// alu_top
module alu_top(clk, a, b, s, result, zero);
input clk;
input [15:0] a, b;
input [3:0] s;
output reg [15:0] result;
output reg zero;
reg [15:0] a_q, b_q;
reg [3:0] s_q;
wire [15:0] alu_result;
wire alu_zero;
always @(posedge clk) begin
    a_q <= a;
    b_q <= b;
    s_q <= s;
    result <= alu_result;
    zero <= alu_zero;
end
alu u_alu(.a(a_q), .b(b_q), .s(s_q), .result(alu_result), .zero_detection(alu_zero));
endmodule
Size: about 1100 cells after synthesis.
clock: 10.8 ns
lec_check: 0
cap_margin: 25
cell_pad_in_sites_detail_placement: 2
cell_pad_in_sites_global_placement: 3
core_aspect_ratio: 0.63
core_margin: 9
core_utilization: 21
cts_cluster_diameter: 54
cts_cluster_size: 66
gpl_timing_driven: 1
max_routing_layer: met4
min_routing_layer: met2
place_density_lb_addon: 0.12
slew_margin: 20
run.sh (not shown) runs the stock make flow with config.mk's settings and CLKGATE_MAP_FILE=.
The starting point completed without violations.
Next try:
- CAP_MARGIN: 25 -> 20
- CELL_PAD_IN_SITES_DETAIL_PLACEMENT: 2 -> not set
- CELL_PAD_IN_SITES_GLOBAL_PLACEMENT: 3 -> not set
- CORE_ASPECT_RATIO: 0.63 -> not set
- CORE_MARGIN: 9 -> 2
- CORE_UTILIZATION: 21 -> 40
- CTS_CLUSTER_DIAMETER: 54 -> not set
- CTS_CLUSTER_SIZE: 66 -> not set
- GPL_TIMING_DRIVEN: 1 -> not set
- MAX_ROUTING_LAYER: met4 -> not set
- PLACE_DENSITY: not set -> 0.69
- PLACE_DENSITY_LB_ADDON: 0.12 -> not set
- clock period: 10.8 -> 8.0 ns (I/O delays scaled with it)
- core utilization rises by 20 points
- global-route usage grows by 13 points
- clock-buffer cell count grows by 1
- synthesized cell count does not change
- power came out higher by 28%
- die size decreases by 53%
- clock skew barely changes
- register-to-register slack gets worse by 1900 ps
Next try:
- CORE_UTILIZATION: 40 -> 70
- CTS_CLUSTER_DIAMETER: not set -> 31
- MAX_ROUTING_LAYER: not set -> met4
- MIN_ROUTING_LAYER: met2 -> not set
- PLACE_DENSITY: 0.69 -> not set
- SETUP_SLACK_MARGIN: not set -> -0.4
- clock period: 8.0 -> 5.19 ns (I/O delays scaled with it)
- The new run did not get past global routing on GRT-0232
- area after synthesis is unchanged
- synthesized cell count does not change
- die area goes down by 42%
Next try:
- CORE_UTILIZATION: 70 -> 40
- CTS_CLUSTER_DIAMETER: 31 -> not set
- MAX_ROUTING_LAYER: met4 -> not set
- SETUP_SLACK_MARGIN: -0.4 -> not set
- clock period: 5.19 -> 7.29 ns (I/O delays scaled with it)
Outcome:
- The changed run completed without violations
- die area goes up by 72%
- area after synthesis is unchanged
- synthesized cell count stays the same

== north ==
Starting RTL as in the previous note.
clock: 8.0 ns
lec_check: 0
abc_area: 1
cap_margin: 35
cell_pad_in_sites_global_placement: 3
core_aspect_ratio: 1.31
core_margin: 2
core_utilization: 40
cts_cluster_diameter: 269
cts_cluster_size: 84
gpl_timing_driven: 0
place_density: 0.5
setup_slack_margin: 2.32
slew_margin: 10
global placement (3_3_place_gp): north exited with error
Setup changes, north to south
# north
export LEC_CHECK = 0
export ABC_AREA = 1
export CAP_MARGIN = 35
export CELL_PAD_IN_SITES_GLOBAL_PLACEMENT = 3
export CORE_ASPECT_RATIO = 1.31
export CORE_MARGIN = 2
export CORE_UTILIZATION = 40
export CTS_CLUSTER_DIAMETER = 269
export CTS_CLUSTER_SIZE = 84
export GPL_TIMING_DRIVEN = 0
export PLACE_DENSITY = 0.5
export SETUP_SLACK_MARGIN = 2.32
export SLEW_MARGIN = 10
create_clock -name core_clock -period 8.0 [get_ports {clk}]
# south
export LEC_CHECK = 0
export CAP_MARGIN = 20
export CORE_MARGIN = 2
export CORE_UTILIZATION = 40
export SETUP_SLACK_MARGIN = 1.73
export SLEW_MARGIN = 20
create_clock -name core_clock -period 7.29 [get_ports {clk}]
### Flow results
- south completed end to end with timing, DRC and antenna clean.
- Comparing south and north, core footprint is lower on south.
- From north to south the numbers moved as follows: synthesized instance count decreased by 27% relative to the old numbers, xor and xnor area share after synthesis has increased, die area shows a reduction of 9.5%, simple-gate portion of the synthesized area lost 16 points.
- Relative to north, AND-OR/OR-AND share of the synthesized area has increased by 6.6 points in south.
- Taking north as 1.0, south lands at 1.2 on mean cell area of the mapped netlist.
- south vs north, starting density of the core went down by 0.16 points.
- south vs north on post-synthesis chip area from yosys: south is the lower one.
- Register share after synthesis, south and north: larger value in south
- Yosys stat cell total (south vs. north) decreases by more than a quarter
Input changes introduced in east (baseline for comparison: south):
# south
export LEC_CHECK = 0
export CAP_MARGIN = 20
export CORE_MARGIN = 2
export CORE_UTILIZATION = 40
export SETUP_SLACK_MARGIN = 1.73
export SLEW_MARGIN = 20
create_clock -name core_clock -period 7.29 [get_ports {clk}]
# east
export LEC_CHECK = 0
export CAP_MARGIN = 20
export CORE_MARGIN = 2
export CORE_UTILIZATION = 72
export CTS_CLUSTER_DIAMETER = 28
export PLACE_DENSITY_LB_ADDON = 0.03
export SETUP_SLACK_MARGIN = 1.87
export SLEW_MARGIN = 20
create_clock -name core_clock -period 6.65 [get_ports {clk}]
==> comparison <==
The lower total instance count after detailed placement came out of east. From south to east the numbers moved as follows: chip area now smaller, core area moved down. east did not run to completion, as it errored out during global routing (5_1_grt). east vs south: placed wire-length estimate after detailed placement down by a few percent. Initial core utilization (lower): south. Diff south -> east | floorplan row count | decrease of 14. Comparing east and south, the lower final weighted congestion of routability-driven global placement is on south. Between east and south, it is east whose placement-stage cell area is lower, by about 0.44%.
Input-level comparison between west and east:
# east
export LEC_CHECK = 0
export CAP_MARGIN = 20
export CORE_MARGIN = 2
export CORE_UTILIZATION = 72
export CTS_CLUSTER_DIAMETER = 28
export PLACE_DENSITY_LB_ADDON = 0.03
export SETUP_SLACK_MARGIN = 1.87
export SLEW_MARGIN = 20
create_clock -name core_clock -period 6.65 [get_ports {clk}]
# west
export LEC_CHECK = 0
export CAP_MARGIN = 20
export CORE_MARGIN = 2
export CORE_UTILIZATION = 72
export CTS_CLUSTER_DIAMETER = 28
export CTS_CLUSTER_SIZE = 37
export PLACE_DENSITY_LB_ADDON = 0.29
export SETUP_SLACK_MARGIN = 1.34
export SLEW_MARGIN = 20
export TNS_END_PERCENT = 5
create_clock -name core_clock -period 6.65 [get_ports {clk}]
==> comparison <==
The flow ran to completion for all of east and west but east, which stopped partway.
Between west and east, the difference in maximum number of buffers from clock root to sink is negligible.
Changes observed in west relative to east: estimated wirelength of the detail-placed design went down by 0.63%; sequential element share of the synthesized area shows no meaningful change; post-place instance area shrank by 0.74%.
The post-placement cell count of west and that of east are within noise of each other.
As far as instance tally after logic synthesis goes, west and east are indistinguishable; the numbers are identical.
No activity file was given, so power comes from the tool's default toggle rates.
